==> job 9518: inputs <==
==> flow/design.v (excerpt) <==
module buck_v1_0 #(
  parameter model_data_width = 25,
  parameter model_decimal_width = 16
)(
  input aclk, 
  input resetn, 
  input clock_enable,
  input pwm, 
  input signed [model_data_width-1:0] input_voltage,
  input signed [model_data_width-1:0] period_inductor,
  input signed [model_data_width-1:0] period_capacitor,
  input signed [model_data_width-1:0] inverse_resistor,
  output reg signed [model_data_width-1:0] inductor_current,
  output signed [model_data_width-1:0] capacitor_current,
  output signed [model_data_width-1:0] output_current,
  output reg signed [model_data_width-1:0] output_voltage  
);
  wire signed [model_data_width-1:0] voltage_diff;  
  wire signed [(model_data_width*2)-1:0] voltage_diff_intl_2width;  
  wire signed [model_data_width-1:0] voltage_diff_intl;  
  wire signed [(model_data_width*2)-1:0] capacitor_current_intc_2width;  
  wire signed [model_data_width-1:0] capacitor_current_intc;  
  wire signed [(model_data_width*2)-1:0] output_current_2width;  
  assign voltage_diff = pwm? input_voltage - output_voltage: -output_voltage;
  assign voltage_diff_intl_2width = voltage_diff * period_inductor;
  assign voltage_diff_intl = voltage_diff_intl_2width >>> model_decimal_width;
  always @(posedge aclk)
    if (!resetn)
      inductor_current <= 0;
    else 
      if (clock_enable)
        inductor_current <= inductor_current + voltage_diff_intl;
  assign capacitor_current = inductor_current - output_current;
  assign capacitor_current_intc_2width = capacitor_current * period_capacitor;
  assign capacitor_current_intc = capacitor_current_intc_2width >>> model_decimal_width;
  always @(posedge aclk)
    if (!resetn)
      output_voltage <= 0;
    else 
      if (clock_enable)
        output_voltage <= output_voltage + capacitor_current_intc;
  ...
export LEC_CHECK = 0
export CAP_MARGIN = 35
export CELL_PAD_IN_SITES_DETAIL_PLACEMENT = 0
export CORE_ASPECT_RATIO = 1.09
export CORE_MARGIN = 9
export CORE_UTILIZATION = 15
export CTS_CLUSTER_SIZE = 22
export GPL_ROUTABILITY_DRIVEN = 1
export HOLD_SLACK_MARGIN = 0.1
export MAX_ROUTING_LAYER = met5
export SLEW_MARGIN = 20
create_clock -name core_clock -period 27.1 [get_ports {aclk}]
run.sh (not shown) runs the stock make flow with config.mk's settings and CLKGATE_MAP_FILE=.
==> job 5726 (differences from job 9518) <==
CAP_MARGIN = 15   (was 35)
CELL_PAD_IN_SITES_DETAIL_PLACEMENT = not set   (was 0)
CORE_ASPECT_RATIO = not set   (was 1.09)
CORE_MARGIN = 2   (was 9)
CORE_UTILIZATION = 72   (was 15)
CTS_CLUSTER_DIAMETER = 155   (was not set)
CTS_CLUSTER_SIZE = not set   (was 22)
GPL_ROUTABILITY_DRIVEN = not set   (was 1)
HOLD_SLACK_MARGIN = not set   (was 0.1)
MAX_ROUTING_LAYER = met4   (was met5)
==> flow/constraint.sdc (replaced) <==
create_clock -name core_clock -period 14.1 [get_ports {aclk}]
set_input_delay 2.8200 -clock core_clock [delete_from_list [all_inputs] [get_ports {aclk}]]
set_output_delay 2.8200 -clock core_clock [all_outputs]
set_load 0.01 [all_outputs]
==> comparison <==
Of job 5726 and job 9518, job 5726 has the higher hold slack (gap 110 ps). Flip-flop count is the same in job 9518 and job 5726. Synthesized cell count is the same in job 5726 and job 9518. In die area, job 9518 is at 4.9 times the value of job 5726. Job 5726 ran to the end with violations: negative setup slack. Job 9518 went through all stages and came out clean. Between job 9518 and job 5726, the lower critical path depth is in job 9518 (gap 5). Of job 5726 and job 9518, job 9518 has the higher routed wire length (gap 11%, measured against job 9518).
==> figures <==
| quantity | job 9518 | job 5726 |
|---|---|---|
| Outcome | no timing/DRC/antenna violations | complete, but fails checks |
| Violated checks | - | negative setup slack |
| Die span in x | 643.8 um | 302.2 um |
| Routed via count | 47,270 | 51,860 |
| Critical Path Source | inverse_resistor[4] | inverse_resistor[1] |
| # nets final | 9,496 | 10,170 |
| Dpl cells | 12,910 | 8,953 |
| Met1 Wirelength | 92.24 mm | 69.00 mm |
| Number of antenna violations at the first check in global routing | 65 | 5 |
| WHS Endpoint | output_voltage[18]$_SDFFE_PN0P_ | inductor_current[12]$_SDFFE_PN0P_ |
| Via count of the first global-routing pass | 51,530 | 56,020 |
| Number of rows in the core area | 250 | 109 |
| Buffers outside the clock class | 366 | 1,039 |
